`flow/config.mk`:
```
export PLATFORM = sky130hd
export DESIGN_NAME = ConvEngine
export DESIGN_NICKNAME = ConvEngine
export VERILOG_FILES = /design/flow/design.v
export SDC_FILE = /design/flow/constraint.sdc
export NUM_CORES = 4
export LEC_CHECK = 0
export CAP_MARGIN = 20
export CORE_MARGIN = 2
export CORE_UTILIZATION = 72
export MAX_ROUTING_LAYER = met4
export PLACE_DENSITY_LB_ADDON = 0.06
export SLEW_MARGIN = 20
```
`flow/constraint.sdc`:
```
create_clock -name core_clock -period 8.07 [get_ports {clk}]
set_input_delay 1.6140 -clock core_clock [delete_from_list [all_inputs] [get_ports {clk}]]
set_output_delay 1.6140 -clock core_clock [all_outputs]
set_load 0.01 [all_outputs]
```
`flow/design.v`:
```
module MUX(input [31:0] DMAport, output reg [24:0] out0, out1, out2, out3, out4, out5);
	always @ (*) begin
		out0 = 25'b0;
		out1 = 25'b0;
		out2 = 25'b0;
		out3 = 25'b0;
		out4 = 25'b0;
		out5 = 25'b0;
		case(DMAport[2:0])
			3'b000: out0 = DMAport[31:7];
			3'b001: out1 = DMAport[31:7];
			3'b010: out2 = DMAport[31:7];
			3'b011: out3 = DMAport[31:7];
			3'b100: out4 = DMAport[31:7];
			3'b101: out5 = DMAport[31:7];
			default:;
		endcase
	end
endmodule
module Register(input clk, input rst, input enable, input [23:0] datain, output reg [23:0] dataout);
	always @ (posedge clk or posedge rst) begin
		if (rst)
			dataout <= 24'b0;
		else if(enable)
			dataout <= datain;
	end
endmodule
module Wallace_BaughWooley (
    input  signed [7:0] a,
    input  signed [7:0] b,
    output signed [15:0] prod
);
    assign prod = a * b;
endmodule
module ConvEngine (
    input         clk,
    input         rst,
    input  [31:0] DMAport,        
    input         acc_enable,     
    input         acc_clear,      
    output [31:0] result          
);
    wire [24:0] mux_out0, mux_out1, mux_out2, mux_out3, mux_out4, mux_out5;
    MUX demux (
        .DMAport(DMAport),
        .out0(mux_out0),
        .out1(mux_out1),
        .out2(mux_out2),
        .out3(mux_out3),
        .out4(mux_out4),
        .out5(mux_out5)
    );
    wire [23:0] reg_data [5:0];
    Register reg0 (
        .clk(clk),
        .rst(rst),
        .enable(mux_out0[0]),
        .datain(mux_out0[24:1]),
        .dataout(reg_data[0])
    );
    Register reg1 (
        .clk(clk),
        .rst(rst),
        .enable(mux_out1[0]),
        .datain(mux_out1[24:1]),
        .dataout(reg_data[1])
    );
    Register reg2 (
        .clk(clk),
        .rst(rst),
        .enable(mux_out2[0]),
        .datain(mux_out2[24:1]),
        .dataout(reg_data[2])
    );
    Register reg3 (
        .clk(clk),
        .rst(rst),
        .enable(mux_out3[0]),
        .datain(mux_out3[24:1]),
        .dataout(reg_data[3])
    );
    Register reg4 (
        .clk(clk),
        .rst(rst),
        .enable(mux_out4[0]),
        .datain(mux_out4[24:1]),
        .dataout(reg_data[4])
    );
    Register reg5 (
        .clk(clk),
        .rst(rst),
        .enable(mux_out5[0]),
        .datain(mux_out5[24:1]),
        .dataout(reg_data[5])
    );
    wire signed [7:0] pixel [8:0];
    wire signed [7:0] kernel [8:0];
    assign pixel[0] = reg_data[0][23:16];
    assign pixel[1] = reg_data[0][15:8];
    assign pixel[2] = reg_data[0][7:0];
    assign pixel[3] = reg_data[1][23:16];
    assign pixel[4] = reg_data[1][15:8];
    assign pixel[5] = reg_data[1][7:0];
    assign pixel[6] = reg_data[2][23:16];
    assign pixel[7] = reg_data[2][15:8];
    assign pixel[8] = reg_data[2][7:0];
    assign kernel[0] = reg_data[3][23:16];
    assign kernel[1] = reg_data[3][15:8];
    assign kernel[2] = reg_data[3][7:0];
    assign kernel[3] = reg_data[4][23:16];
    assign kernel[4] = reg_data[4][15:8];
    assign kernel[5] = reg_data[4][7:0];
    assign kernel[6] = reg_data[5][23:16];
    assign kernel[7] = reg_data[5][15:8];
    assign kernel[8] = reg_data[5][7:0];
    wire signed [15:0] prod [8:0];
    Wallace_BaughWooley mult0 (.a(pixel[0]), .b(kernel[0]), .prod(prod[0]));
    Wallace_BaughWooley mult1 (.a(pixel[1]), .b(kernel[1]), .prod(prod[1]));
    Wallace_BaughWooley mult2 (.a(pixel[2]), .b(kernel[2]), .prod(prod[2]));
    Wallace_BaughWooley mult3 (.a(pixel[3]), .b(kernel[3]), .prod(prod[3]));
    Wallace_BaughWooley mult4 (.a(pixel[4]), .b(kernel[4]), .prod(prod[4]));
    Wallace_BaughWooley mult5 (.a(pixel[5]), .b(kernel[5]), .prod(prod[5]));
    Wallace_BaughWooley mult6 (.a(pixel[6]), .b(kernel[6]), .prod(prod[6]));
    Wallace_BaughWooley mult7 (.a(pixel[7]), .b(kernel[7]), .prod(prod[7]));
    Wallace_BaughWooley mult8 (.a(pixel[8]), .b(kernel[8]), .prod(prod[8]));
    wire signed [31:0] prod_ext [8:0];
    assign prod_ext[0] = {{16{prod[0][15]}}, prod[0]};
    assign prod_ext[1] = {{16{prod[1][15]}}, prod[1]};
    assign prod_ext[2] = {{16{prod[2][15]}}, prod[2]};
    assign prod_ext[3] = {{16{prod[3][15]}}, prod[3]};
    assign prod_ext[4] = {{16{prod[4][15]}}, prod[4]};
    assign prod_ext[5] = {{16{prod[5][15]}}, prod[5]};
    assign prod_ext[6] = {{16{prod[6][15]}}, prod[6]};
    assign prod_ext[7] = {{16{prod[7][15]}}, prod[7]};
    assign prod_ext[8] = {{16{prod[8][15]}}, prod[8]};
    wire signed [31:0] sum_products;
    assign sum_products = prod_ext[0] + prod_ext[1] + prod_ext[2] +
                          prod_ext[3] + prod_ext[4] + prod_ext[5] +
                          prod_ext[6] + prod_ext[7] + prod_ext[8];
    reg signed [31:0] accumulator;
    always @(posedge clk or posedge rst) begin
        if (rst) begin
            accumulator <= 32'b0;
        end else if (acc_clear) begin
            accumulator <= 32'b0;
        end else if (acc_enable) begin
            accumulator <= accumulator + sum_products;
        end
    end
    assign result = accumulator;
endmodule
```
`flow/run.sh`:
```
#!/bin/bash
# the make line also repeats each setting of config.mk as NAME=value (left out here)
make -C /OpenROAD-flow-scripts/flow DESIGN_CONFIG=/design/flow/config.mk WORK_HOME=/design/flow/orfs CLKGATE_MAP_FILE= finish
```
==> results of run 1 <==
-- stage by stage --
| step | setup slack, ps | utilization, % |
|---|---|---|
| 2_1_floorplan | -89.7 | - |
| 3_3_place_gp | -628 | 80.9 |
| 3_5_place_dp | -809 | 80.9 |
| 4_1_cts | -538 | 83.8 |
| 5_1_grt | -990 | 85.2 |
| 6_report | -799 | 85.2 |
-- cell type report --
| cell class | count | area, µm² |
|---|---|---|
| Sequential cell | 176 | 4460 |
| Fill cell | 2700 | 7250 |
| Antenna cell | 1 | 2.50 |
| Timing Repair Buffer | 495 | 4060 |
| Tap cell | 664 | 831 |
| Inverter | 1044 | 3940 |
| Multi-Input combinational cell | 2086 | 27800 |
| Clock inverter | 13 | 143 |
| Clock buffer | 19 | 453 |
-- metal layers --
layer  share of wire [%]  track usage (%)  vias to the layer above
met5                   0                -                        -
met4                 7.4             24.0                        0
met3                 9.1             10.4                      402
met2                  48             67.0                     1305
met1                  35             53.8                    13161
li1                    -                -                    10545
-- repair_timing --
item,CTS,global route
setup endpoints to repair,18,20
buffers inserted,66,50
pin swaps,75,98
hold buffers,0,0
resized,117,113
==> out/qor.txt, run 1 <==
total number of vias -> 25,413
Final Non-Filler Cells -> 4,498
All-Layer GR Usage -> 43.5%
commonest cells in the netlist -> inv_1 (1,044), fa_1 (908), and2_1 (307)
Floorplan Nets -> 4,522
cell count after synthesis -> 3,363
gr ovfl total -> 0
1st-pass router iterations -> 5
Final HPWL DP -> 79.5 mm
buffers added on ports -> 63
most used cell, CP -> fa_1
CP Buf/Inv Count -> 6
Cell Area, Synth -> 35,700 µm²
CTS buffer count -> 17
family with the most delay on the worst path -> adder cells
register area share after synthesis -> 12.3%
CTS root buf -> clkbuf_16
post-synthesis xor/xnor area fraction -> 0.858%
Main synth FF type -> dfrtp_1
layout check failures -> negative setup slack
mux frac, synth -> 5.04%
pin count of the biggest net entering global routing -> 120
Basic Gates by Area -> 9.95%
Tmin final -> 8870 ps
reg-to-reg setup timing slack -> -800 ps
Remaining DRCs -> 0
top-count cell post-synth -> inv_1
R2R cell count -> 25
worst reg2reg path endpoint -> accumulator[31]$_DFFE_PP0P_
clock tree from TritonCTS -> built
global-route wire length before repair -> 158 mm
hold_ws -> 576 ps
hold path startpoint -> accumulator[1]$_DFFE_PP0P_
CP Data Required Time -> 8520 ps
initial antenna violation count -> 0
vias per cell -> 5.65
Die Y -> 227 µm
clock buffer depth -> 2
Synth Area per Inst -> 10.6 µm²
DR iter-0 viols -> 2,003
count of library flops with an enable pin -> 0
Synth Warn # -> 3
Crit. End Element -> flop
unrepaired setup endpoints after global routing -> yes
Hold Path Cell Cnt -> 2
kind of critical path -> flop to flop
Worst Tran Pin Value -> 982 ps
Total Nets Final -> 4,979
H-tree depth -> 4
CP Launch Point -> reg5.dataout[17]$_DFFE_PP0P_
Adder Share, Synth -> 58.4%
tool warnings -> 40
setup TNS after final layout -> -6170 ps
Final ANT Viol Nets -> 0
# rows -> 81
Hold Fails Final Rpt -> 0
Max Slew Vio Count -> 0
crit path DAT -> 9320 ps
Syn-to-layout area delta -> 16.7%
critical path depth in cells -> 25
vias in the first global route -> 28,849
Yosys chip area -> 35,700 µm²
area leader, netlist -> fa_1
Max-area cell share -> 50.9%
clock latency (worst-skew pair) -> 530 ps
placed inst area -> 39,600 µm²
Placed Cells -> 4,350
Slowest cell on crit path -> fa_2
Worst path max stage delay -> 690 ps
#FFs+latches synth -> 176
Tcrit/Tclk final -> 110%
Worst Hold End -> accumulator[1]$_DFFE_PP0P_
die width -> 227 µm
Synth async-reset ratio -> 100%
Max-slew headroom -> 34.5%
post-route cell area -> 41,700 µm²
Core Footprint -> 49,000 µm²
final setup vio count -> 15
AND-OR/OR-AND share of the synthesized area -> 1.89%
Clock Skews -> 17.4 ps
Clock Sinks -> 176
Cell area leaders -> fa_1 (51%), dfrtp_1 (12%), inv_1 (11%)
Clock Pin Slew Worst Setup and Hold Paths -> 90 ps
GPL Wtd Cong -> 0.969
Initial Utilization -> 73.0%
Top logic family -> adder cells
Critical R2R Launch -> reg5.dataout[17]$_DFFE_PP0P_
Critical Path Start Type -> flop
Yosys Instances -> 3,363
FMAX -> 113 MHz
CP max FO -> 5
total of max-cap violations -> 0
Yosys cell types -> 57
Post-Route WL -> 102 mm
final worst setup slack -> -799 ps
I/O pins -> 68
CP Capture Point -> accumulator[31]$_DFFE_PP0P_
Die Size -> 51,400 µm²
Hold/Removal Path Class -> flop to flop
outcome -> failed layout checks
DR WL/cell -> 22.7 µm
==> inputs of run 2 (changes only) <==
- MAX_ROUTING_LAYER: met4 -> not set
- SETUP_SLACK_MARGIN: not set -> 1.2
- clock period: 8.07 -> 9.23 ns (I/O delays scaled with it)
==> out/qor.txt, run 2 <==
die width -> 227 µm (unchanged)
Clock Pin Slew Worst Setup and Hold Paths -> 90 ps (about the same)
Initial Utilization -> 73.0% (unchanged)
Synth async-reset ratio -> 100% (unchanged)
clock buffer depth -> 2 (unchanged)
Synth Area per Inst -> 10.6 µm² (unchanged)
Critical R2R Launch -> reg0.dataout[23]$_DFFE_PP0P_ (was reg5.dataout[17]$_DFFE_PP0P_)
setup TNS after final layout -> 0 ps (was -6170 ps)
DR top layer -> met5 (was met4)
Die Size -> 51,400 µm² (unchanged)
CTS buffer count -> 17 (unchanged)
area leader, netlist -> fa_1 (unchanged)
WL met2 -> 44.6 mm (was 49.1 mm)
Worst Hold End -> accumulator[3]$_DFFE_PP0P_ (was accumulator[1]$_DFFE_PP0P_)
clock tree from TritonCTS -> built (unchanged)
hold path startpoint -> accumulator[3]$_DFFE_PP0P_ (was accumulator[1]$_DFFE_PP0P_)
reg-to-reg setup timing slack -> 460 ps (was -800 ps)
gr ovfl total -> 0 (unchanged)
final setup vio count -> 0 (was 15)
count of library flops with an enable pin -> 0 (unchanged)
FILL cells -> 3,139 (was 2,700)
buffers added on ports -> 63 (unchanged)
Post-Route WL -> 91.4 mm (was 102 mm)
vias in the first global route -> 26,776 (was 28,849)
Basic Gates by Area -> 9.95% (unchanged)
Clock Sinks -> 176 (unchanged)
Yosys cell types -> 57 (unchanged)
Main synth FF type -> dfrtp_1 (unchanged)
Reg area -> 4480 µm² (was 4460 µm²)
Floorplan Nets -> 4,522 (unchanged)
mux frac, synth -> 5.04% (unchanged)
Synth Warn # -> 3 (unchanged)
Worst path max stage delay -> 760 ps (was 690 ps)
All-Layer GR Usage -> 39.5% (was 43.5%)
I/O pins -> 68 (unchanged)
tool warnings -> 37 (was 40)
Final HPWL DP -> 75.5 mm (was 79.5 mm)
global-route wire length before repair -> 148 mm (was 158 mm)
Cell Area, Synth -> 35,700 µm² (unchanged)
DR WL/cell -> 21.9 µm (was 22.7 µm)
outcome -> timing/DRC/antenna clean (was failed layout checks)
DR iter-0 viols -> 1,500 (was 2,003)
# rows -> 81 (unchanged)
CP max FO -> 7 (was 5)
Yosys Instances -> 3,363 (unchanged)
top-count cell post-synth -> inv_1 (unchanged)
Die Y -> 227 µm (unchanged)
unrepaired setup endpoints after global routing -> yes (unchanged)
Antenna Cells -> 0 (was 1)
family with the most delay on the worst path -> adder cells (unchanged)
Adder Share, Synth -> 58.4% (unchanged)
CP Launch Point -> reg0.dataout[23]$_DFFE_PP0P_ (was reg5.dataout[17]$_DFFE_PP0P_)
crit path DAT -> 9160 ps (was 9320 ps)
CP Capture Point -> accumulator[27]$_DFFE_PP0P_ (was accumulator[31]$_DFFE_PP0P_)
worst reg2reg path endpoint -> accumulator[27]$_DFFE_PP0P_ (was accumulator[31]$_DFFE_PP0P_)
post-synthesis xor/xnor area fraction -> 0.858% (unchanged)
Core Footprint -> 49,000 µm² (unchanged)
Critical Path Start Type -> flop (unchanged)
Final ANT Viol Nets -> 0 (unchanged)
Post-Route Utilization -> 80.0% (was 85.2%)
Top logic family -> adder cells (unchanged)
Yosys chip area -> 35,700 µm² (unchanged)
CP Buf/Inv Count -> 7 (was 6)
Tcrit/Tclk final -> 95.0% (was 110%)
#FFs+latches synth -> 176 (unchanged)
commonest cells in the netlist -> inv_1 (1,044), fa_1 (908), and2_1 (307) (unchanged)
Remaining DRCs -> 0 (unchanged)
cell count after synthesis -> 3,363 (unchanged)
Max-slew headroom -> 47.8% (was 34.5%)
GPL Wtd Cong -> 0.909 (was 0.969)
vias per cell -> 5.60 (was 5.65)
most used cell, CP -> fa_1 (unchanged)
R2R cell count -> 26 (was 25)
logic area -> 27,800 µm² (about the same)
critical path depth in cells -> 26 (was 25)
Hold/Removal Path Class -> flop to flop (unchanged)
pin count of the biggest net entering global routing -> 81 (was 120)
Max-area cell share -> 50.9% (unchanged)
hold_buf cts -> 0 (unchanged)
clock latency (worst-skew pair) -> 510 ps (was 530 ps)
total of max-cap violations -> 0 (unchanged)
Max Slew Vio Count -> 0 (unchanged)
CP Data Required Time -> 9620 ps (was 8520 ps)
initial antenna violation count -> 2 (was 0)
kind of critical path -> flop to flop (unchanged)
register area share after synthesis -> 12.3% (unchanged)
Clock Skews -> 22.8 ps (was 17.4 ps)
Metal-1 WL -> 34.0 mm (was 36.2 mm)
total number of vias -> 23,405 (was 25,413)
Crit. End Element -> flop (unchanged)
Cell area leaders -> fa_1 (51%), dfrtp_1 (12%), inv_1 (11%) (unchanged)
H-tree depth -> 4 (unchanged)
DR WL met3 -> 7.19 mm (was 9.32 mm)
Hold Path Cell Cnt -> 2 (unchanged)
Syn-to-layout area delta -> 9.62% (was 16.7%)
Worst Tran Pin Value -> 782 ps (was 982 ps)
AND-OR/OR-AND share of the synthesized area -> 1.89% (unchanged)
1st-pass router iterations -> 5 (unchanged)
CTS root buf -> clkbuf_16 (unchanged)
Slowest cell on crit path -> fa_4 (was fa_2)
Hold Fails Final Rpt -> 0 (unchanged)
Tmin final -> 8770 ps (was 8870 ps)
FMAX -> 114 MHz (was 113 MHz)
Total Nets Final -> 4,663 (was 4,979)
run 2: layout make-up:
type	instances	share of cell area, %
repair buffers	179	4.02
clock inverters	15	0.425
multi-input cells	2086	70.8
inverters	1044	10.1
well taps	664	2.12
clock buffers	17	1.09
flip-flops and latches	176	11.4
run 2: routing by layer:
metal,track usage [%],up-vias
li1,-,9917
met3,8.45,249
met4,20.5,6
met1,51.4,12287
met2,63.2,946
met5,0,-
run 2: what timing repair did:
| action | in CTS | in global routing |
|---|---|---|
| resized | 158 | 41 |
| buffers inserted | 66 | 21 |
| pin swaps | 82 | 42 |
| setup endpoints to repair | 19 | 20 |
run 2: stage by stage:
step,hold WS [ps],worst slack [ps],area (µm²),instances
floorplan,567,1070,35900,3363
global placement,555,238,37400,4062
detailed placement,548,142,37400,4062
CTS,568,541,38900,4160
global route,616,248,39200,4181
finish,576,462,39200,4181
==> inputs of run 3 (changes only) <==
- CORE_UTILIZATION: 72 -> 63
- CTS_CLUSTER_SIZE: not set -> 96
- PLACE_DENSITY_LB_ADDON: 0.06 -> not set
- SETUP_SLACK_MARGIN: 1.2 -> not set
- clock period: 9.23 -> 7.97 ns (I/O delays scaled with it)
==> out/qor.txt, run 3 <==
outcome -> failed layout checks (was timing/DRC/antenna clean)
layout check failures -> negative setup slack
AND-OR/OR-AND share of the synthesized area -> 1.89% (unchanged)
worst reg2reg path endpoint -> accumulator[31]$_DFFE_PP0P_ (was accumulator[27]$_DFFE_PP0P_)
FILL cells -> 4,048 (was 3,139)
Hold Fails Final Rpt -> 0 (unchanged)
mux frac, synth -> 5.04% (unchanged)
Clock Pin Slew Worst Setup and Hold Paths -> 90 ps (about the same)
Yosys cell types -> 57 (unchanged)
Die Size -> 58,700 µm² (was 51,400 µm²)
# rows -> 87 (was 81)
Worst path max stage delay -> 630 ps (was 760 ps)
CTS buffer count -> 17 (unchanged)
vias per cell -> 5.21 (was 5.60)
Synth async-reset ratio -> 100% (unchanged)
H-tree depth -> 4 (unchanged)
Max-area cell share -> 50.9% (unchanged)
Hold Path Cell Cnt -> 2 (unchanged)
unrepaired setup endpoints after global routing -> yes (unchanged)
commonest cells in the netlist -> inv_1 (1,044), fa_1 (908), and2_1 (307) (unchanged)
CP Buf/Inv Count -> 7 (unchanged)
Hold/Removal Path Class -> flop to flop (unchanged)
Placed Cells -> 4,434 (was 4,062)
total number of vias -> 23,632 (was 23,405)
area leader, netlist -> fa_1 (unchanged)
kind of critical path -> flop to flop (unchanged)
Tmin final -> 8620 ps (was 8770 ps)
Worst Tran Pin Value -> 868 ps (was 782 ps)
logic area -> 27,900 µm² (was 27,800 µm²)
clock tree from TritonCTS -> built (unchanged)
Yosys chip area -> 35,700 µm² (unchanged)
cell count after synthesis -> 3,363 (unchanged)
pin count of the biggest net entering global routing -> 119 (was 81)
count of library flops with an enable pin -> 0 (unchanged)
Slowest cell on crit path -> fa_1 (was fa_4)
Cell area leaders -> fa_1 (51%), dfrtp_1 (12%), inv_1 (11%) (unchanged)
tool warnings -> 40 (was 37)
clock buffer depth -> 2 (unchanged)
hold_buf cts -> 0 (unchanged)
Critical Path Start Type -> flop (unchanged)
I/O pins -> 68 (unchanged)
post-route cell area -> 41,500 µm² (was 39,200 µm²)
Main synth FF type -> dfrtp_1 (unchanged)
clock latency (worst-skew pair) -> 520 ps (was 510 ps)
Post-Route WL -> 93.0 mm (was 91.4 mm)
reg-to-reg setup timing slack -> -650 ps (was 460 ps)
Critical R2R Launch -> reg1.dataout[7]$_DFFE_PP0P_ (was reg0.dataout[23]$_DFFE_PP0P_)
CP Launch Point -> reg1.dataout[7]$_DFFE_PP0P_ (was reg0.dataout[23]$_DFFE_PP0P_)
most used cell, CP -> fa_1 (unchanged)
critical path depth in cells -> 26 (unchanged)
Cell Area, Synth -> 35,700 µm² (unchanged)
Clock Skews -> 19.2 ps (was 22.8 ps)
Basic Gates by Area -> 9.95% (unchanged)
Synth Area per Inst -> 10.6 µm² (unchanged)
Core Footprint -> 56,300 µm² (was 49,000 µm²)
DR WL/cell -> 20.5 µm (was 21.9 µm)
CP max FO -> 5 (was 7)
Initial Utilization -> 63.5% (was 73.0%)
FMAX -> 116 MHz (was 114 MHz)
Max Slew Vio Count -> 0 (unchanged)
Final Non-Filler Cells -> 4,532 (was 4,181)
hold path startpoint -> accumulator[3]$_DFFE_PP0P_ (unchanged)
vias in the first global route -> 27,018 (was 26,776)
Adder Share, Synth -> 58.4% (unchanged)
placed inst area -> 39,700 µm² (was 37,400 µm²)
DR iter-0 viols -> 1,374 (was 1,500)
R2R cell count -> 26 (unchanged)
Reg area -> 4480 µm² (about the same)
initial antenna violation count -> 2 (unchanged)
register area share after synthesis -> 12.3% (unchanged)
top-count cell post-synth -> inv_1 (unchanged)
Final HPWL DP -> 79.0 mm (was 75.5 mm)
Tcrit/Tclk final -> 108% (was 95.0%)
Antenna Cells -> 0 (unchanged)
die width -> 242 µm (was 227 µm)
Die Y -> 242 µm (was 227 µm)
crit path DAT -> 9060 ps (was 9160 ps)
post-synthesis xor/xnor area fraction -> 0.858% (unchanged)
1st-pass router iterations -> 5 (unchanged)
family with the most delay on the worst path -> adder cells (unchanged)
Post-Place Worst Slack -> -890 ps (was 142 ps)
CP Capture Point -> accumulator[31]$_DFFE_PP0P_ (was accumulator[27]$_DFFE_PP0P_)
CP Data Required Time -> 8410 ps (was 9620 ps)
Max-slew headroom -> 42.1% (was 47.8%)
gr ovfl total -> 0 (unchanged)
Clock Sinks -> 176 (unchanged)
All-Layer GR Usage -> 34.5% (was 39.5%)
global-route wire length before repair -> 152 mm (was 148 mm)
Yosys Instances -> 3,363 (unchanged)
Crit. End Element -> flop (unchanged)
Synth Warn # -> 3 (unchanged)
Floorplan Nets -> 4,522 (unchanged)
CTS root buf -> clkbuf_16 (unchanged)
total of max-cap violations -> 0 (unchanged)
GPL Wtd Cong -> 0.930 (was 0.909)
Total Nets Final -> 4,922 (was 4,663)
final setup vio count -> 19 (was 0)
Top logic family -> adder cells (unchanged)
Final ANT Viol Nets -> 0 (unchanged)
Remaining DRCs -> 0 (unchanged)
Syn-to-layout area delta -> 16.1% (was 9.62%)
final worst setup slack -> -649 ps (was 462 ps)
Worst Hold End -> accumulator[3]$_DFFE_PP0P_ (unchanged)
buffers added on ports -> 63 (unchanged)
#FFs+latches synth -> 176 (unchanged)
run 3: area by class of cell:
type / count / share of cell area, %
inverters: 1044 / 9.50
clock inverters: 14 / 0.386
clock buffers: 18 / 1.03
multi-input cells: 2086 / 67.2
flip-flops and latches: 176 / 10.8
well taps: 756 / 2.28
repair buffers: 438 / 8.80
run 3: per-stage QoR:
stage | TNS, ps | util [%] | hold WS, ps
global route | -11680 | 73.8 | 626
detailed placement | -8290 | 70.5 | 564
CTS | -5700 | 72.9 | 584
finish | -7170 | 73.8 | 591
floorplan | -332 | - | 567
global placement | -6440 | 70.5 | 557
run 3: timing repair:
item,CTS,global route
cloned,0,0
pin swaps,124,104
setup endpoints to repair,19,22
resized,170,101
setup buffers,46,25
run 3: metal layers:
layer  wire length, µm  GRT usage, %
met2             45600          56.0
met1             37400          47.3
met5                 0             0
met3              6520          7.24
met4              3340          11.1
==> inputs of run 4 (changes only) <==
- ABC_AREA: not set -> 1
- CORE_ASPECT_RATIO: not set -> 0.5
- CORE_UTILIZATION: 63 -> 72
- CTS_CLUSTER_DIAMETER: not set -> 373
- SETUP_SLACK_MARGIN: not set -> 1.05
- TNS_END_PERCENT: not set -> 10
- clock period: 7.97 -> 5.59 ns (I/O delays scaled with it)
==> out/qor.txt, run 4 <==
Crit. End Element -> flop (unchanged)
pin count of the biggest net entering global routing -> 65 (was 119)
H-tree depth -> 4 (unchanged)
GPL Wtd Cong -> 0.980 (was 0.930)
1st-pass router iterations -> 6 (was 5)
die width -> 323 µm (was 242 µm)
total of max-cap violations -> 0 (unchanged)
Adder Share, Synth -> 57.0% (was 58.4%)
total number of vias -> 28,319 (was 23,632)
Cell Area, Synth -> 36,600 µm² (was 35,700 µm²)
clock buffer depth -> 2 (unchanged)
Synth Warn # -> 3 (unchanged)
crit path DAT -> 8240 ps (was 9060 ps)
I/O pins -> 68 (unchanged)
Yosys chip area -> 36,600 µm² (was 35,700 µm²)
vias per cell -> 5.47 (was 5.21)
Worst Hold End -> accumulator[0]$_DFFE_PP0P_ (was accumulator[3]$_DFFE_PP0P_)
Core Footprint -> 50,200 µm² (was 56,300 µm²)
Yosys cell types -> 40 (was 57)
Synth async-reset ratio -> 100% (unchanged)
layout check failures -> negative setup slack (unchanged)
DR iter-0 viols -> 2,907 (was 1,374)
final worst setup slack -> -2280 ps (was -649 ps)
hold_buf cts -> 0 (unchanged)
Die Y -> 164 µm (was 242 µm)
Clock Skews -> 8.92 ps (was 19.2 ps)
CP Buf/Inv Count -> 5 (was 7)
CP Data Required Time -> 5960 ps (was 8410 ps)
Floorplan Nets -> 5,302 (was 4,522)
CP Launch Point -> reg0.dataout[7]$_DFFE_PP0P_ (was reg1.dataout[7]$_DFFE_PP0P_)
Final ANT Viol Nets -> 0 (unchanged)
Clock Sinks -> 176 (unchanged)
Worst Tran Pin Value -> 1160 ps (was 868 ps)
Max Slew Vio Count -> 0 (unchanged)
clock latency (worst-skew pair) -> 480 ps (was 520 ps)
Basic Gates by Area -> 10.9% (was 9.95%)
Cell area leaders -> fa_1 (50%), inv_1 (15%), dfrtp_1 (12%) (was fa_1 (51%), dfrtp_1 (12%), inv_1 (11%))
DR WL/cell -> 20.8 µm (was 20.5 µm)
setup TNS after final layout -> -58,630 ps (was -7170 ps)
Final HPWL DP -> 90.5 mm (was 79.0 mm)
#FFs+latches synth -> 176 (unchanged)
Post-Route WL -> 107 mm (was 93.0 mm)
Initial Utilization -> 73.0% (was 63.5%)
area leader, netlist -> fa_1 (unchanged)
FILL cells -> 2,823 (was 4,048)
gr ovfl total -> 0 (unchanged)
tool warnings -> 39 (was 40)
unrepaired setup endpoints after global routing -> yes (unchanged)
Hold/Removal Path Class -> flop to flop (unchanged)
Tcrit/Tclk final -> 141% (was 108%)
hold path startpoint -> accumulator[0]$_DFFE_PP0P_ (was accumulator[3]$_DFFE_PP0P_)
critical path depth in cells -> 25 (was 26)
clock tree from TritonCTS -> built (unchanged)
placed inst area -> 41,100 µm² (was 39,700 µm²)
post-synthesis xor/xnor area fraction -> 0.167% (was 0.858%)
buffers added on ports -> 63 (unchanged)
family with the most delay on the worst path -> adder cells (unchanged)
CP Capture Point -> accumulator[23]$_DFFE_PP0P_ (was accumulator[31]$_DFFE_PP0P_)
Total Nets Final -> 5,628 (was 4,922)
post-route cell area -> 42,400 µm² (was 41,500 µm²)
register area share after synthesis -> 12.0% (was 12.3%)
count of library flops with an enable pin -> 0 (unchanged)
global-route wire length before repair -> 170 mm (was 152 mm)
Die Size -> 52,800 µm² (was 58,700 µm²)
FMAX -> 127 MHz (was 116 MHz)
Critical R2R Launch -> reg0.dataout[7]$_DFFE_PP0P_ (was reg1.dataout[7]$_DFFE_PP0P_)
Slowest cell on crit path -> fa_1 (unchanged)
reg-to-reg setup timing slack -> -2280 ps (was -650 ps)
mux frac, synth -> 0% (was 5.04%)
Critical Path Start Type -> flop (unchanged)
vias in the first global route -> 31,273 (was 27,018)
All-Layer GR Usage -> 44.1% (was 34.5%)
Max-area cell share -> 49.6% (was 50.9%)
AND-OR/OR-AND share of the synthesized area -> 3.63% (was 1.89%)
Top logic family -> adder cells (unchanged)
final setup vio count -> 29 (was 19)
worst reg2reg path endpoint -> accumulator[23]$_DFFE_PP0P_ (was accumulator[31]$_DFFE_PP0P_)
Syn-to-layout area delta -> 15.7% (was 16.1%)
cell count after synthesis -> 4,143 (was 3,363)
Main synth FF type -> dfrtp_1 (unchanged)
outcome -> failed layout checks (unchanged)
CTS root buf -> clkbuf_16 (unchanged)
Tmin final -> 7870 ps (was 8620 ps)
Synth Area per Inst -> 8.84 µm² (was 10.6 µm²)
Clock Pin Slew Worst Setup and Hold Paths -> 80 ps (was 90 ps)
Max-slew headroom -> 22.5% (was 42.1%)
CTS buffer count -> 17 (unchanged)
Hold Path Cell Cnt -> 1 (was 2)
Worst path max stage delay -> 610 ps (was 630 ps)
kind of critical path -> flop to flop (unchanged)
Yosys Instances -> 4,143 (was 3,363)
commonest cells in the netlist -> inv_1 (1,422), fa_1 (908), nand2_1 (809) (was inv_1 (1,044), fa_1 (908), and2_1 (307))
most used cell, CP -> fa_1 (unchanged)
R2R cell count -> 25 (was 26)
initial antenna violation count -> 9 (was 2)
CP max FO -> 6 (was 5)
Remaining DRCs -> 0 (unchanged)
top-count cell post-synth -> inv_1 (unchanged)
# rows -> 58 (was 87)
Hold Fails Final Rpt -> 0 (unchanged)
[run 4: layout make-up]
class / instances / area (µm²) / area share (%)
Inverter: 1424 / 5360 / 12.7
Timing Repair inverter: 1 / 6.26 / 0.0148
Timing Repair Buffer: 476 / 3960 / 9.35
Clock inverter: 10 / 125 / 0.295
Antenna cell: 4 / 10.0 / 0.0236
Tap cell: 690 / 863 / 2.04
Sequential cell: 176 / 4430 / 10.5
Multi-Input combinational cell: 2373 / 27100 / 64.0
Clock buffer: 22 / 484 / 1.14
[run 4: metal layers]
metal / up-vias / GRT usage, % / share of wire (%)
li1: 12089 / - / -
met5: - / 0 / 0.050
met1: 14366 / 55.7 / 36
met3: 387 / 14.3 / 12
met4: 8 / 18.1 / 4.7
met2: 1469 / 71.2 / 47
[run 4: stage by stage]
stage	hold slack, ps	setup WS, ps	std cells	util [%]
after floorplan	481	-1770	4143	-
after global placement	541	-2290	5115	81.9
after detailed placement	552	-2360	5115	81.9
after CTS	569	-2220	5168	84.1
after global routing	571	-2510	5174	84.4
final	561	-2280	5176	84.4
[run 4: what timing repair did]
action	4_1_cts	5_1_grt
setup endpoints to repair	30	30
cloned	1	0
pin swaps	66	26
gates resized	124	34
setup buffers	20	4
==> inputs of run 5 (changes only) <==
- CORE_ASPECT_RATIO: 0.5 -> 0.88
- CTS_CLUSTER_DIAMETER: 373 -> 238
- CTS_CLUSTER_SIZE: 96 -> 32
- MAX_ROUTING_LAYER: not set -> met4
- PLACE_DENSITY_LB_ADDON: not set -> 0.06
- SETUP_SLACK_MARGIN: 1.05 -> -0.13
- TNS_END_PERCENT: 10 -> not set
- clock period: 5.59 -> 7.44 ns (I/O delays scaled with it)
==> out/qor.txt, run 5 <==
area leader, netlist -> fa_1 (unchanged)
Total Nets Final -> 5,654 (was 5,628)
Core Footprint -> 50,300 µm² (was 50,200 µm²)
reg-to-reg setup timing slack -> -910 ps (was -2280 ps)
clock latency (worst-skew pair) -> 530 ps (was 480 ps)
I/O pins -> 68 (unchanged)
FILL cells -> 2,735 (was 2,823)
cell count after synthesis -> 4,143 (unchanged)
family with the most delay on the worst path -> buffers and inverters (was adder cells)
total number of vias -> 28,863 (was 28,319)
kind of critical path -> flop to flop (unchanged)
Top logic family -> adder cells (unchanged)
buffers added on ports -> 63 (unchanged)
R2R cell count -> 56 (was 25)
Synth Warn # -> 3 (unchanged)
Floorplan Nets -> 5,302 (unchanged)
Final ANT Viol Nets -> 0 (unchanged)
1st-pass router iterations -> 6 (unchanged)
Max-slew headroom -> 40.2% (was 22.5%)
Adder Share, Synth -> 57.0% (unchanged)
initial antenna violation count -> 3 (was 9)
Critical R2R Launch -> reg0.dataout[23]$_DFFE_PP0P_ (was reg0.dataout[7]$_DFFE_PP0P_)
clock buffer depth -> 2 (unchanged)
GPL Wtd Cong -> 0.987 (was 0.980)
Slowest cell on crit path -> fa_2 (was fa_1)
FMAX -> 120 MHz (was 127 MHz)
Yosys Instances -> 4,143 (unchanged)
Clock Skews -> 16.3 ps (was 8.92 ps)
Tcrit/Tclk final -> 112% (was 141%)
total of max-cap violations -> 0 (unchanged)
Clock Pin Slew Worst Setup and Hold Paths -> 80 ps (about the same)
Final HPWL DP -> 83.7 mm (was 90.5 mm)
vias in the first global route -> 30,510 (was 31,273)
CTS root buf -> clkbuf_16 (unchanged)
Yosys chip area -> 36,600 µm² (unchanged)
vias per cell -> 5.57 (was 5.47)
final setup vio count -> 25 (was 29)
CP max FO -> 6 (unchanged)
Placed Cells -> 5,063 (was 5,115)
mux frac, synth -> 0% (unchanged)
Hold/Removal Path Class -> flop to flop (unchanged)
Cell Area, Synth -> 36,600 µm² (unchanged)
Yosys cell types -> 40 (unchanged)
GR Layer Usage met1 -> 59.4% (was 55.7%)
outcome -> failed layout checks (unchanged)
Worst Hold End -> accumulator[0]$_DFFE_PP0P_ (unchanged)
CP Buf/Inv Count -> 38 (was 5)
hold path startpoint -> accumulator[0]$_DFFE_PP0P_ (unchanged)
hold_ws -> 558 ps (was 561 ps)
count of library flops with an enable pin -> 0 (unchanged)
#FFs+latches synth -> 176 (unchanged)
Initial Utilization -> 72.9% (was 73.0%)
Worst Tran Pin Value -> 897 ps (was 1160 ps)
crit path DAT -> 8770 ps (was 8240 ps)
Die Y -> 216 µm (was 164 µm)
DR iter-0 viols -> 2,902 (was 2,907)
global-route wire length before repair -> 169 mm (was 170 mm)
Syn-to-layout area delta -> 17.5% (was 15.7%)
unrepaired setup endpoints after global routing -> yes (unchanged)
critical path depth in cells -> 56 (was 25)
Max-area cell share -> 49.6% (unchanged)
AND-OR/OR-AND share of the synthesized area -> 3.63% (unchanged)
Synth Area per Inst -> 8.84 µm² (unchanged)
global route hottest layer -> met2 (unchanged)
DR WL/cell -> 21.2 µm (was 20.8 µm)
Post-Route Utilization -> 85.6% (was 84.4%)
Cell area leaders -> fa_1 (50%), inv_1 (15%), dfrtp_1 (12%) (unchanged)
Crit. End Element -> flop (unchanged)
Max Slew Vio Count -> 0 (unchanged)
commonest cells in the netlist -> inv_1 (1,422), fa_1 (908), nand2_1 (809) (unchanged)
placed inst area -> 40,300 µm² (was 41,100 µm²)
Main synth FF type -> dfrtp_1 (unchanged)
layout check failures -> negative setup slack (unchanged)
Post-Route WL -> 110 mm (was 107 mm)
gr ovfl total -> 0 (unchanged)
H-tree depth -> 4 (unchanged)
pin count of the biggest net entering global routing -> 134 (was 65)
Remaining DRCs -> 0 (unchanged)
tool warnings -> 39 (unchanged)
CP Launch Point -> reg0.dataout[23]$_DFFE_PP0P_ (was reg0.dataout[7]$_DFFE_PP0P_)
# rows -> 77 (was 58)
top-count cell post-synth -> inv_1 (unchanged)
Tmin final -> 8350 ps (was 7870 ps)
worst reg2reg path endpoint -> accumulator[31]$_DFFE_PP0P_ (was accumulator[23]$_DFFE_PP0P_)
Final Non-Filler Cells -> 5,183 (was 5,176)
die width -> 244 µm (was 323 µm)
CP Data Required Time -> 7860 ps (was 5960 ps)
Hold Fails Final Rpt -> 0 (unchanged)
post-route cell area -> 43,100 µm² (was 42,400 µm²)
Die Size -> 52,700 µm² (was 52,800 µm²)
Clock Sinks -> 176 (unchanged)
Hold Path Cell Cnt -> 1 (unchanged)
clock tree from TritonCTS -> built (unchanged)
most used cell, CP -> buf_4 (was fa_1)
GR Util met3 -> 15.5% (was 14.3%)
Worst path max stage delay -> 700 ps (was 610 ps)
CTS buffer count -> 17 (unchanged)
Synth async-reset ratio -> 100% (unchanged)
All-Layer GR Usage -> 44.9% (was 44.1%)
met2 Track Usage GR -> 63.0% (was 71.2%)
register area share after synthesis -> 12.0% (unchanged)
Basic Gates by Area -> 10.9% (unchanged)
final worst setup slack -> -907 ps (was -2280 ps)
CP Capture Point -> accumulator[31]$_DFFE_PP0P_ (was accumulator[23]$_DFFE_PP0P_)
post-synthesis xor/xnor area fraction -> 0.167% (unchanged)
Critical Path Start Type -> flop (unchanged)
## run 5: area by class of cell
cell class,instances,area (µm²),share of cell area (%)
antenna,4,10.0,0.0232
clock buffer,19,433,1.01
clock inverter,13,114,0.264
inverter,1424,5370,12.5
multi-input combinational,2373,27700,64.2
sequential,176,4440,10.3
tap,671,840,1.95
timing repair buffer,503,4220,9.79
## run 5: routing by layer
metal  vias to the layer above  part of all wire [%]
met2                      2003                    44
li1                      12148                     -
met3                       481                    14
met4                         0                   6.4
met1                     14231                    36
met5                         -                     0
## run 5: metrics by stage
stage	setup TNS (ps)	setup slack, ps
2_1_floorplan	-1170	-127
3_3_place_gp	-9640	-598
3_5_place_dp	-11690	-666
4_1_cts	-4790	-355
5_1_grt	-16150	-1060
6_report	-11670	-907
## run 5: repair_timing
action / 4_1_cts / 5_1_grt
resized: 293 / 173
pin swaps: 114 / 92
endpoints found under the setup margin: 25 / 25
hold buffers: 0 / 0
buffers inserted: 60 / 28
gates cloned: 1 / 0
==> inputs of run 6 (changes only) <==
- ABC_AREA: 1 -> not set
- CELL_PAD_IN_SITES_DETAIL_PLACEMENT: not set -> 0
- CORE_ASPECT_RATIO: 0.88 -> not set
- CORE_MARGIN: 2 -> 5
- CORE_UTILIZATION: 72 -> 63
- CTS_CLUSTER_DIAMETER: 238 -> not set
- CTS_CLUSTER_SIZE: 32 -> 56
- GPL_ROUTABILITY_DRIVEN: not set -> 1
- GPL_TIMING_DRIVEN: not set -> 1
- PLACE_DENSITY: not set -> 0.6
- PLACE_DENSITY_LB_ADDON: 0.06 -> not set
- SETUP_SLACK_MARGIN: -0.13 -> 0.18
- SLEW_MARGIN: 20 -> 40
- clock period: 7.44 -> 6.83 ns (I/O delays scaled with it)
==> out/qor.txt, run 6 <==
FMAX -> 117 MHz (was 120 MHz)
DR iter-0 viols -> 1,375 (was 2,902)
kind of critical path -> flop to flop (unchanged)
clock latency (worst-skew pair) -> 510 ps (was 530 ps)
CTS buffer count -> 17 (unchanged)
initial antenna violation count -> 2 (was 3)
Synth Warn # -> 3 (unchanged)
met2 Track Usage GR -> 54.3% (was 63.0%)
Tmin final -> 8560 ps (was 8350 ps)
buffers added on ports -> 63 (unchanged)
All-Layer GR Usage -> 35.1% (was 44.9%)
CP Capture Point -> accumulator[31]$_DFFE_PP0P_ (unchanged)
# rows -> 87 (was 77)
hold path startpoint -> accumulator[0]$_DFFE_PP0P_ (unchanged)
mux frac, synth -> 5.04% (was 0%)
register area share after synthesis -> 12.3% (was 12.0%)
GR Util met3 -> 8.73% (was 15.5%)
Max Slew Vio Count -> 0 (unchanged)
Basic Gates by Area -> 9.95% (was 10.9%)
final worst setup slack -> -1730 ps (was -907 ps)
Critical Path Start Type -> flop (unchanged)
CP max FO -> 4 (was 6)
CP Buf/Inv Count -> 7 (was 38)
Cell area leaders -> fa_1 (51%), dfrtp_1 (12%), inv_1 (11%) (was fa_1 (50%), inv_1 (15%), dfrtp_1 (12%))
most used cell, CP -> fa_1 (was buf_4)
I/O pins -> 68 (unchanged)
clock tree from TritonCTS -> built (unchanged)
Clock Sinks -> 176 (unchanged)
tool warnings -> 39 (unchanged)
critical path depth in cells -> 27 (was 56)
top-count cell post-synth -> inv_1 (unchanged)
Post-Route WL -> 97.5 mm (was 110 mm)
layout check failures -> negative setup slack (unchanged)
Final HPWL DP -> 82.7 mm (was 83.7 mm)
hold_ws -> 596 ps (was 558 ps)
Worst Hold End -> accumulator[0]$_DFFE_PP0P_ (unchanged)
hold_buf cts -> 0 (unchanged)
worst reg2reg path endpoint -> accumulator[31]$_DFFE_PP0P_ (unchanged)
reg-to-reg setup timing slack -> -1730 ps (was -910 ps)
global route hottest layer -> met2 (unchanged)
Synth async-reset ratio -> 100% (unchanged)
global-route wire length before repair -> 156 mm (was 169 mm)
vias per cell -> 5.23 (was 5.57)
GR Layer Usage met1 -> 46.0% (was 59.4%)
AND-OR/OR-AND share of the synthesized area -> 1.89% (was 3.63%)
vias in the first global route -> 27,337 (was 30,510)
Worst path max stage delay -> 580 ps (was 700 ps)
count of library flops with an enable pin -> 0 (unchanged)
Synth Area per Inst -> 10.6 µm² (was 8.84 µm²)
R2R cell count -> 27 (was 56)
Hold Path Cell Cnt -> 2 (was 1)
Worst Tran Pin Value -> 796 ps (was 897 ps)
outcome -> failed layout checks (unchanged)
#FFs+latches synth -> 176 (unchanged)
Total Nets Final -> 4,981 (was 5,654)
pin count of the biggest net entering global routing -> 87 (was 134)
post-synthesis xor/xnor area fraction -> 0.858% (was 0.167%)
Cell Area, Synth -> 35,700 µm² (was 36,600 µm²)
DR WL/cell -> 21.2 µm (about the same)
unrepaired setup endpoints after global routing -> yes (unchanged)
family with the most delay on the worst path -> adder cells (was buffers and inverters)
Floorplan Nets -> 4,522 (was 5,302)
cell count after synthesis -> 3,363 (was 4,143)
CTS root buf -> clkbuf_16 (unchanged)
crit path DAT -> 8980 ps (was 8770 ps)
1st-pass router iterations -> 5 (was 6)
Slowest cell on crit path -> fa_1 (was fa_2)
Initial Utilization -> 63.5% (was 72.9%)
Clock Skews -> 20.4 ps (was 16.3 ps)
Yosys cell types -> 57 (was 40)
CP Data Required Time -> 7250 ps (was 7860 ps)
die width -> 248 µm (was 244 µm)
Core Footprint -> 56,300 µm² (was 50,300 µm²)
Critical R2R Launch -> reg1.dataout[23]$_DFFE_PP0P_ (was reg0.dataout[23]$_DFFE_PP0P_)
final setup vio count -> 27 (was 25)
Max-slew headroom -> 46.8% (was 40.2%)
Main synth FF type -> dfrtp_1 (unchanged)
Hold/Removal Path Class -> flop to flop (unchanged)
CP Launch Point -> reg1.dataout[23]$_DFFE_PP0P_ (was reg0.dataout[23]$_DFFE_PP0P_)
Top logic family -> adder cells (unchanged)
total of max-cap violations -> 0 (unchanged)
GPL Wtd Cong -> 0.959 (was 0.987)
Yosys chip area -> 35,700 µm² (was 36,600 µm²)
total number of vias -> 24,034 (was 28,863)
Syn-to-layout area delta -> 18.7% (was 17.5%)
gr ovfl total -> 0 (unchanged)
Crit. End Element -> flop (unchanged)
Remaining DRCs -> 0 (unchanged)
Max-area cell share -> 50.9% (was 49.6%)
H-tree depth -> 4 (unchanged)
Adder Share, Synth -> 58.4% (was 57.0%)
area leader, netlist -> fa_1 (unchanged)
Hold Fails Final Rpt -> 0 (unchanged)
Final ANT Viol Nets -> 0 (unchanged)
setup TNS after final layout -> -31,880 ps (was -11,670 ps)
Clock Pin Slew Worst Setup and Hold Paths -> 90 ps (was 80 ps)
Die Y -> 248 µm (was 216 µm)
Yosys Instances -> 3,363 (was 4,143)
Die Size -> 61,600 µm² (was 52,700 µm²)
clock buffer depth -> 2 (unchanged)
commonest cells in the netlist -> inv_1 (1,044), fa_1 (908), and2_1 (307) (was inv_1 (1,422), fa_1 (908), nand2_1 (809))
Tcrit/Tclk final -> 125% (was 112%)
[run 6: cell type report]
type	count	area, µm²
sequential	176	4490
timing repair buffer	497	4230
clock buffer	17	425
multi-input combinational	2086	28200
antenna	1	2.50
clock inverter	15	185
fill	3971	13900
tap	756	946
inverter	1044	3940
[run 6: metrics by stage]
| stage | worst slack (ps) | instances | utilization (%) | instance area (µm²) |
|---|---|---|---|---|
| floorplan | -1290 | 3363 | - | 36200 |
| global placement | -1790 | 4467 | 71.3 | 40100 |
| detailed placement | -1930 | 4467 | 71.3 | 40100 |
| CTS | -1770 | 4541 | 73.7 | 41500 |
| global route | -1940 | 4592 | 75.4 | 42400 |
| finish | -1730 | 4592 | 75.4 | 42400 |
[run 6: repair_timing]
action                                  4_1_cts  5_1_grt
endpoints found under the setup margin       28       28
endpoints found under the hold margin         0        0
gates cloned                                  0        0
resized                                     171      179
buffers inserted                             42       49
pin swaps                                    96      166
[run 6: per-layer routing]
metal,vias to the layer above,wire length [µm]
li1,10559,-
met1,12608,39800
met2,707,46900
met3,160,6950
met4,0,3820
met5,-,0
==> inputs of run 7 (changes only) <==
- CELL_PAD_IN_SITES_DETAIL_PLACEMENT: 0 -> not set
- CORE_MARGIN: 5 -> 2
- CORE_UTILIZATION: 63 -> 66
- CTS_CLUSTER_DIAMETER: not set -> 42
- CTS_CLUSTER_SIZE: 56 -> not set
- GPL_ROUTABILITY_DRIVEN: 1 -> not set
- GPL_TIMING_DRIVEN: 1 -> not set
- PLACE_DENSITY: 0.6 -> not set
- SETUP_SLACK_MARGIN: 0.18 -> 1.81
- SLEW_MARGIN: 40 -> 20
- clock period: 6.83 -> 6.39 ns (I/O delays scaled with it)
==> out/qor.txt, run 7 <==
outcome -> failed layout checks (unchanged)
layout check failures -> negative setup slack (unchanged)
area leader, netlist -> fa_1 (unchanged)
#FFs+latches synth -> 176 (unchanged)
setup TNS after final layout -> -46,330 ps (was -31,880 ps)
Clock Pin Slew Worst Setup and Hold Paths -> 90 ps (about the same)
CP max FO -> 4 (unchanged)
Yosys chip area -> 35,700 µm² (unchanged)
final setup vio count -> 28 (was 27)
CP Capture Point -> accumulator[31]$_DFFE_PP0P_ (unchanged)
DR WL/cell -> 22.2 µm (was 21.2 µm)
H-tree depth -> 4 (unchanged)
CTS buffer count -> 17 (unchanged)
clock latency (worst-skew pair) -> 530 ps (was 510 ps)
Total Nets Final -> 4,979 (was 4,981)
final worst setup slack -> -2290 ps (was -1730 ps)
Post-Route Utilization -> 79.0% (was 75.4%)
kind of critical path -> flop to flop (unchanged)
gr ovfl total -> 0 (unchanged)
clock buffer depth -> 2 (unchanged)
Hold Fails Final Rpt -> 0 (unchanged)
Remaining DRCs -> 0 (unchanged)
vias in the first global route -> 27,948 (was 27,337)
Crit. End Element -> flop (unchanged)
Hold/Removal Path Class -> flop to flop (unchanged)
Die Size -> 56,000 µm² (was 61,600 µm²)
initial antenna violation count -> 0 (was 2)
CP Data Required Time -> 6840 ps (was 7250 ps)
worst reg2reg path endpoint -> accumulator[31]$_DFFE_PP0P_ (unchanged)
Adder Share, Synth -> 58.4% (unchanged)
clock tree from TritonCTS -> built (unchanged)
Placed Cells -> 4,424 (was 4,467)
crit path DAT -> 9130 ps (was 8980 ps)
Yosys cell types -> 57 (unchanged)
Critical R2R Launch -> reg2.dataout[7]$_DFFE_PP0P_ (was reg1.dataout[23]$_DFFE_PP0P_)
most used cell, CP -> fa_1 (unchanged)
Clock Skews -> 16.6 ps (was 20.4 ps)
1st-pass router iterations -> 5 (unchanged)
Clock Sinks -> 176 (unchanged)
Synth Area per Inst -> 10.6 µm² (unchanged)
Yosys Instances -> 3,363 (unchanged)
count of library flops with an enable pin -> 0 (unchanged)
Critical Path Start Type -> flop (unchanged)
Post-Place Worst Slack -> -2330 ps (was -1930 ps)
Slowest cell on crit path -> fa_1 (unchanged)
Initial Utilization -> 66.5% (was 63.5%)
# rows -> 85 (was 87)
Antenna Cells -> 0 (was 1)
hold_buf cts -> 0 (unchanged)
CTS root buf -> clkbuf_16 (unchanged)
unrepaired setup endpoints after global routing -> yes (unchanged)
CP Buf/Inv Count -> 9 (was 7)
cell count after synthesis -> 3,363 (unchanged)
pin count of the biggest net entering global routing -> 111 (was 87)
commonest cells in the netlist -> inv_1 (1,044), fa_1 (908), and2_1 (307) (unchanged)
critical path depth in cells -> 29 (was 27)
Top logic family -> adder cells (unchanged)
CP Launch Point -> reg2.dataout[7]$_DFFE_PP0P_ (was reg1.dataout[23]$_DFFE_PP0P_)
mux frac, synth -> 5.04% (unchanged)
Hold Path Cell Cnt -> 2 (unchanged)
Worst path max stage delay -> 570 ps (was 580 ps)
hold_ws -> 594 ps (was 596 ps)
Final Non-Filler Cells -> 4,529 (was 4,592)
Floorplan Nets -> 4,522 (unchanged)
AND-OR/OR-AND share of the synthesized area -> 1.89% (unchanged)
hold path startpoint -> accumulator[0]$_DFFE_PP0P_ (unchanged)
Die Y -> 237 µm (was 248 µm)
Final HPWL DP -> 84.2 mm (was 82.7 mm)
FMAX -> 115 MHz (was 117 MHz)
Synth Warn # -> 3 (unchanged)
DR iter-0 viols -> 1,562 (was 1,375)
register area share after synthesis -> 12.3% (unchanged)
Cell area leaders -> fa_1 (51%), dfrtp_1 (12%), inv_1 (11%) (unchanged)
Tmin final -> 8680 ps (was 8560 ps)
global-route wire length before repair -> 160 mm (was 156 mm)
Max Slew Vio Count -> 0 (unchanged)
total of max-cap violations -> 0 (unchanged)
family with the most delay on the worst path -> adder cells (unchanged)
Worst Hold End -> accumulator[0]$_DFFE_PP0P_ (unchanged)
total number of vias -> 24,626 (was 24,034)
Worst Tran Pin Value -> 958 ps (was 796 ps)
Syn-to-layout area delta -> 18.8% (was 18.7%)
Post-Route WL -> 100 mm (was 97.5 mm)
reg-to-reg setup timing slack -> -2290 ps (was -1730 ps)
Final ANT Viol Nets -> 0 (unchanged)
Tcrit/Tclk final -> 136% (was 125%)
buffers added on ports -> 63 (unchanged)
Synth async-reset ratio -> 100% (unchanged)
All-Layer GR Usage -> 39.9% (was 35.1%)
R2R cell count -> 29 (was 27)
GPL Wtd Cong -> 0.995 (was 0.959)
tool warnings -> 41 (was 39)
I/O pins -> 68 (unchanged)
top-count cell post-synth -> inv_1 (unchanged)
Cell Area, Synth -> 35,700 µm² (unchanged)
Max-area cell share -> 50.9% (unchanged)
vias per cell -> 5.44 (was 5.23)
Max-slew headroom -> 36.0% (was 46.8%)
Core Footprint -> 53,700 µm² (was 56,300 µm²)
Main synth FF type -> dfrtp_1 (unchanged)
Basic Gates by Area -> 9.95% (unchanged)
die width -> 237 µm (was 248 µm)
post-synthesis xor/xnor area fraction -> 0.858% (unchanged)
## run 7: per-layer routing
metal	track usage [%]	up-vias	wire, µm
met2	61.3	908	48200
li1	-	10537	-
met3	7.33	241	7710
met1	53.3	12940	39500
met4	16.7	0	5020
met5	-	-	0
## run 7: metrics by stage
step | cell area, µm²
after global placement | 40200
after floorplan | 36200
after global routing | 42400
final | 42400
after CTS | 41700
after detailed placement | 40200
## run 7: repair_timing
item                       in CTS  in global routing
gates cloned                    0                  0
buffers inserted               39                 34
setup endpoints to repair      30                 30
pin swaps                      93                172
resized                       169                154
## run 7: layout make-up
| type | instances | area, µm² |
|---|---|---|
| Clock inverter | 15 | 201 |
| Clock buffer | 17 | 425 |
| Tap cell | 696 | 871 |
| Multi-Input combinational cell | 2086 | 28300 |
| Inverter | 1044 | 3930 |
| Timing Repair Buffer | 495 | 4210 |
| Fill cell | 3349 | 11300 |
| Sequential cell | 176 | 4480 |
==> inputs of run 8 (changes only) <==
- CORE_UTILIZATION: 66 -> 64
- CTS_CLUSTER_DIAMETER: 42 -> not set
- MAX_ROUTING_LAYER: met4 -> not set
- SETUP_SLACK_MARGIN: 1.81 -> 1.2
- clock period: 6.39 -> 6.62 ns (I/O delays scaled with it)
==> out/qor.txt, run 8 <==
most used cell, CP -> fa_1 (unchanged)
clock latency (worst-skew pair) -> 520 ps (was 530 ps)
Main synth FF type -> dfrtp_1 (unchanged)
Clock Pin Slew Worst Setup and Hold Paths -> 90 ps (about the same)
GPL Wtd Cong -> 0.973 (was 0.995)
kind of critical path -> flop to flop (unchanged)
CP max FO -> 6 (was 4)
Clock Skews -> 22.2 ps (was 16.6 ps)
CP Launch Point -> reg1.dataout[7]$_DFFE_PP0P_ (was reg2.dataout[7]$_DFFE_PP0P_)
worst reg2reg path endpoint -> accumulator[29]$_DFFE_PP0P_ (was accumulator[31]$_DFFE_PP0P_)
Die Y -> 240 µm (was 237 µm)
DR iter-0 viols -> 1,670 (was 1,562)
DR WL/cell -> 21.4 µm (was 22.2 µm)
clock buffer depth -> 2 (unchanged)
gr ovfl total -> 0 (unchanged)
Post-Place Worst Slack -> -2030 ps (was -2330 ps)
Synth Area per Inst -> 10.6 µm² (unchanged)
register area share after synthesis -> 12.3% (unchanged)
Syn-to-layout area delta -> 18.8% (about the same)
Tcrit/Tclk final -> 129% (was 136%)
vias in the first global route -> 28,027 (was 27,948)
I/O pins -> 68 (unchanged)
layout check failures -> negative setup slack (unchanged)
initial antenna violation count -> 3 (was 0)
Top logic family -> adder cells (unchanged)
All-Layer GR Usage -> 37.5% (was 39.9%)
Total Nets Final -> 4,998 (was 4,979)
critical path depth in cells -> 29 (unchanged)
pin count of the biggest net entering global routing -> 141 (was 111)
Worst Hold End -> accumulator[0]$_DFFE_PP0P_ (unchanged)
Clock Sinks -> 176 (unchanged)
unrepaired setup endpoints after global routing -> yes (unchanged)
Initial Utilization -> 64.7% (was 66.5%)
tool warnings -> 42 (was 41)
Yosys cell types -> 57 (unchanged)
Critical Path Start Type -> flop (unchanged)
setup TNS after final layout -> -38,870 ps (was -46,330 ps)
Slowest cell on crit path -> fa_2 (was fa_1)
total of max-cap violations -> 0 (unchanged)
AND-OR/OR-AND share of the synthesized area -> 1.89% (unchanged)
final worst setup slack -> -1950 ps (was -2290 ps)
Basic Gates by Area -> 9.95% (unchanged)
crit path DAT -> 8970 ps (was 9130 ps)
Max Slew Vio Count -> 0 (unchanged)
Max-area cell share -> 50.9% (unchanged)
hold_ws -> 581 ps (was 594 ps)
final setup vio count -> 27 (was 28)
CP Buf/Inv Count -> 9 (unchanged)
CTS buffer count -> 17 (unchanged)
Remaining DRCs -> 0 (unchanged)
Tmin final -> 8570 ps (was 8680 ps)
Crit. End Element -> flop (unchanged)
CP Capture Point -> accumulator[29]$_DFFE_PP0P_ (was accumulator[31]$_DFFE_PP0P_)
top-count cell post-synth -> inv_1 (unchanged)
vias per cell -> 5.30 (was 5.44)
clock tree from TritonCTS -> built (unchanged)
die width -> 240 µm (was 237 µm)
hold path startpoint -> accumulator[0]$_DFFE_PP0P_ (unchanged)
buffers added on ports -> 63 (unchanged)
reg-to-reg setup timing slack -> -1950 ps (was -2290 ps)
Yosys chip area -> 35,700 µm² (unchanged)
area leader, netlist -> fa_1 (unchanged)
Final HPWL DP -> 82.6 mm (was 84.2 mm)
Floorplan Nets -> 4,522 (unchanged)
family with the most delay on the worst path -> adder cells (unchanged)
# rows -> 86 (was 85)
Synth async-reset ratio -> 100% (unchanged)
cell count after synthesis -> 3,363 (unchanged)
Hold Path Cell Cnt -> 2 (unchanged)
Core Footprint -> 55,200 µm² (was 53,700 µm²)
H-tree depth -> 4 (unchanged)
Critical R2R Launch -> reg1.dataout[7]$_DFFE_PP0P_ (was reg2.dataout[7]$_DFFE_PP0P_)
global-route wire length before repair -> 157 mm (was 160 mm)
outcome -> failed layout checks (unchanged)
Post-Route WL -> 98.3 mm (was 100 mm)
Hold/Removal Path Class -> flop to flop (unchanged)
total number of vias -> 24,376 (was 24,626)
Synth Warn # -> 3 (unchanged)
Cell Area, Synth -> 35,700 µm² (unchanged)
R2R cell count -> 29 (unchanged)
post-synthesis xor/xnor area fraction -> 0.858% (unchanged)
Yosys Instances -> 3,363 (unchanged)
Max-slew headroom -> 36.6% (was 36.0%)
Cell area leaders -> fa_1 (51%), dfrtp_1 (12%), inv_1 (11%) (unchanged)
commonest cells in the netlist -> inv_1 (1,044), fa_1 (908), and2_1 (307) (unchanged)
Hold Fails Final Rpt -> 0 (unchanged)
Worst path max stage delay -> 630 ps (was 570 ps)
Worst Tran Pin Value -> 951 ps (was 958 ps)
hold_buf cts -> 0 (unchanged)
Adder Share, Synth -> 58.4% (unchanged)
FMAX -> 117 MHz (was 115 MHz)
1st-pass router iterations -> 5 (unchanged)
Die Size -> 57,800 µm² (was 56,000 µm²)
Final ANT Viol Nets -> 0 (unchanged)
count of library flops with an enable pin -> 0 (unchanged)
CTS root buf -> clkbuf_16 (unchanged)
#FFs+latches synth -> 176 (unchanged)
mux frac, synth -> 5.04% (unchanged)
CP Data Required Time -> 7020 ps (was 6840 ps)
-- run 8: layer usage --
metal  up-vias  global-route usage, %  part of all wire, %
met1     12734                   50.6                   40
met4        10                   16.0                  5.0
li1      10602                      -                    -
met2       833                   58.1                   47
met5         -                   3.46                 0.31
met3       197                   9.28                  7.5
-- run 8: final cells by class --
class                   instances  area (µm²)
flip-flops and latches        176        4470
well taps                     748         936
repair buffers                514        4350
clock buffers                  17         425
diodes                          1        2.50
clock inverters                15         198
multi-input cells            2086       28100
inverters                    1044        3930
fillers                      3764       12700
-- run 8: what timing repair did --
item | CTS | global route
pin swaps | 122 | 99
resized | 143 | 116
setup endpoints to repair | 29 | 30
buffers inserted | 55 | 25
-- run 8: stage by stage --
stage | std cells | area (µm²) | utilization, %
floorplan | 3363 | 36200 | -
global route | 4600 | 42500 | 76.9
CTS | 4575 | 41900 | 75.8
finish | 4601 | 42500 | 76.9
global placement | 4488 | 40400 | 73.2
detailed placement | 4488 | 40400 | 73.2
